Setup of red:
==> flow/design.v <==
module conv_1d #(
    parameter DATA_WIDTH  = 8,
    parameter KERNEL_SIZE = 16
) (
    input logic clk,
    input logic arst_n,
    input  logic [DATA_WIDTH-1:0] signal_data,
    input  logic                  signal_vld,
    input  logic                  signal_last,
    output logic                  signal_rdy,
    input  logic [KERNEL_SIZE*DATA_WIDTH-1:0] kernel,
    output logic [DATA_WIDTH*2+$clog2(KERNEL_SIZE)-1:0] result_data,
    output logic                    result_vld,
    output logic                    result_last,
    input  logic                    result_rdy
);
  localparam PRODUCT_WIDTH = (DATA_WIDTH * 2);
  localparam RESULT_WIDTH  = PRODUCT_WIDTH + $clog2(KERNEL_SIZE);
  logic [KERNEL_SIZE-1:0][DATA_WIDTH-1:0] signal_buf;
  logic shift_vld;
  logic shift_last;
  always_ff @(posedge clk or negedge arst_n) begin
    if (!arst_n) begin
      signal_buf <= '0;
      shift_vld <= 1'b0;
      shift_last <= 1'b0;
    end else begin 
      if (signal_vld) begin  
        signal_buf <= {signal_data, signal_buf[KERNEL_SIZE-1:1]}; 
      end
      shift_vld <= signal_vld;
      shift_last <= signal_vld & signal_last;
    end
  end
  logic [KERNEL_SIZE-1:0][PRODUCT_WIDTH-1:0] products;
  always_comb begin
    for (int i = 0; i < KERNEL_SIZE; i++) begin
      products[i] = kernel[i*DATA_WIDTH +: DATA_WIDTH] * signal_buf[i];
    end
  end
  logic [KERNEL_SIZE-1:0][PRODUCT_WIDTH-1:0] products_buf;
  logic products_vld;
  logic products_last;
  always_ff @(posedge clk or negedge arst_n) begin
    if (!arst_n) begin
      products_buf <= '0;
      products_vld <= 1'b0;
      products_last <= 1'b0;
    end else begin
      products_buf <= products;
      products_vld <= shift_vld;
      products_last <= shift_last;
    end
  end
  logic [RESULT_WIDTH-1:0] sum;
  always_comb begin
    sum = 0;
    for (int i = 0; i < KERNEL_SIZE; i++) begin
      sum += products_buf[i];
    end
  end
  logic [RESULT_WIDTH-1:0] sum_buf;
  logic sum_vld;
  logic sum_last;
  always_ff @(posedge clk or negedge arst_n) begin
    if (!arst_n) begin
      sum_buf <= '0;
      sum_vld <= 1'b0;
      sum_last <= 1'b0;
    end else begin
      sum_buf <= sum;
      sum_vld <= products_vld;
      sum_last <= products_last;
    end
  end
  assign result_data = sum_buf;
  assign result_vld  = sum_vld;
  assign result_last = sum_last;
  assign signal_rdy  = 1'b1;
endmodule
make LEC_CHECK=0 CAP_MARGIN=15 CORE_MARGIN=2 CORE_UTILIZATION=72 SETUP_SLACK_MARGIN=0.67 SLEW_MARGIN=20 finish   # period 5.17 ns
run.sh (not shown) runs the stock make flow with config.mk's settings and CLKGATE_MAP_FILE=.
The final report for red shows a completed flow and a layout that fails verification, specifically negative setup slack.
What blue does differently from red at the input level:
# red
export LEC_CHECK = 0
export CAP_MARGIN = 15
export CORE_MARGIN = 2
export CORE_UTILIZATION = 72
export SETUP_SLACK_MARGIN = 0.67
export SLEW_MARGIN = 20
create_clock -name core_clock -period 5.17 [get_ports {clk}]
# blue
export LEC_CHECK = 0
export CAP_MARGIN = 15
export CORE_MARGIN = 2
export CORE_UTILIZATION = 72
export HOLD_SLACK_MARGIN = 0.3
export SETUP_SLACK_MARGIN = 0.67
export SLEW_MARGIN = 30
export TNS_END_PERCENT = 5
create_clock -name core_clock -period 5.17 [get_ports {clk}]
Results
- blue completed end to end; final checks failed (negative setup slack).
- Of blue and red, the run reporting the lower number of global-route vias before repair was blue.

========
RTL: the design.v shown in full above, as it stands there.
==> flow/config.mk <==
export PLATFORM = sky130hd
export DESIGN_NAME = conv_1d
export DESIGN_NICKNAME = conv_1d
export VERILOG_FILES = /design/flow/design.v
export SDC_FILE = /design/flow/constraint.sdc
export NUM_CORES = 4
export LEC_CHECK = 0
export CAP_MARGIN = 15
export CORE_MARGIN = 2
export CORE_UTILIZATION = 72
export HOLD_SLACK_MARGIN = 0.3
export SETUP_SLACK_MARGIN = 0.67
export SLEW_MARGIN = 30
==> flow/constraint.sdc <==
create_clock -name core_clock -period 5.17 [get_ports {clk}]
set_input_delay 1.0340 -clock core_clock [delete_from_list [all_inputs] [get_ports {clk}]]
set_output_delay 1.0340 -clock core_clock [all_outputs]
set_load 0.01 [all_outputs]
The starting point finished but fails on negative setup slack.
Edit:
CAP_MARGIN = 5   (was 15)
CTS_CLUSTER_SIZE = 15   (was unset)
HOLD_SLACK_MARGIN = unset   (was 0.3)
SETUP_SLACK_MARGIN = 0.81   (was 0.67)
clock period = 5.45 ns   (was 5.17 ns; I/O delays follow)
=>
- The new run finished but failed the layout checks on negative setup slack
- final area decreases by 2.7%
- cell count went down by 2.6%
- sequential cell count does not change
- sequential share of layout area came out higher by 0.45 points
- synthesized area is unchanged
Edit:
CAP_MARGIN = 20   (was 5)
CORE_UTILIZATION = 59   (was 72)
CTS_CLUSTER_SIZE = unset   (was 15)
SETUP_SLACK_MARGIN = unset   (was 0.81)
SLEW_MARGIN = 20   (was 30)
clock period = 5.78 ns   (was 5.45 ns; I/O delays follow)
- This time the run completed with no timing, DRC or antenna violations
- critical path depth drops by 6
- setup slack improves by 0.29 ns
- worst hold slack stays flat
- cell count is higher by 2.2%
- routed wire length fell by 2.7%
- non-clock buffer count came out lower by 90
- clock skew decreases by 0.0040 ns
- area after synthesis is unchanged
Edit:
CORE_UTILIZATION = 70   (was 59)
clock period = 5.26 ns   (was 5.78 ns; I/O delays follow)
Effect: The new run reached the layout checks and failed them: negative setup slack. Flip-flop count stays the same. First-iteration DRC count rises by about a fifth. Via count is higher by a few percent. Clock skew is about the same. Critical path depth is higher by 3. Clock-buffer cell count falls by 10. Final cell count falls slightly.

========
run A:
RTL: the design.v shown in full above, as it stands there.
make LEC_CHECK=0 ABC_AREA=0 CAP_MARGIN=20 CELL_PAD_IN_SITES_GLOBAL_PLACEMENT=1 CORE_ASPECT_RATIO=1.01 CORE_MARGIN=10 CORE_UTILIZATION=40 HOLD_SLACK_MARGIN=-0.03 PLACE_DENSITY=0.39 SETUP_SLACK_MARGIN=0.53 SLEW_MARGIN=40 TNS_END_PERCENT=40 finish   # period 6.0 ns
The following lists how run M was set up differently from run A:
Settings: SETUP_SLACK_MARGIN now 0.81, was 0.53; CORE_ASPECT_RATIO no longer set, was 1.01; ABC_AREA no longer set, was 0; PLACE_DENSITY no longer set, was 0.39; TNS_END_PERCENT no longer set, was 40; HOLD_SLACK_MARGIN no longer set, was -0.03; SLEW_MARGIN now 20, was 40; CTS_CLUSTER_SIZE now 15, previously not set; CORE_MARGIN now 2, was 10; CELL_PAD_IN_SITES_GLOBAL_PLACEMENT no longer set, was 1; CORE_UTILIZATION now 72, was 40; the clock period (ns, I/O delays scaled along) now 5.61, was 6.0.
### Flow results
Run M vs run A on delay of the slowest critical-path stage: run M is the higher one. Run A and run M ended up with nearly the same final sum of negative setup slack. Setup fix buffers added after clock tree synthesis (higher): run M. The routing usage on met1 in run M sits 19 points above the value recorded for run A. Run M ends up with a total routing resource utilization after global routing that is 15 points higher than in run A. In the tables for run A and run M, number of buffers inserted during clock tree synthesis reads lower with run M. Summed standard-cell area reported by yosys essentially unchanged between run M and run A. Run A -> run M: arrival time of the worst setup path flat. Compared with run A, run M shows wire length of the first global-routing pass lower by 20000 um.
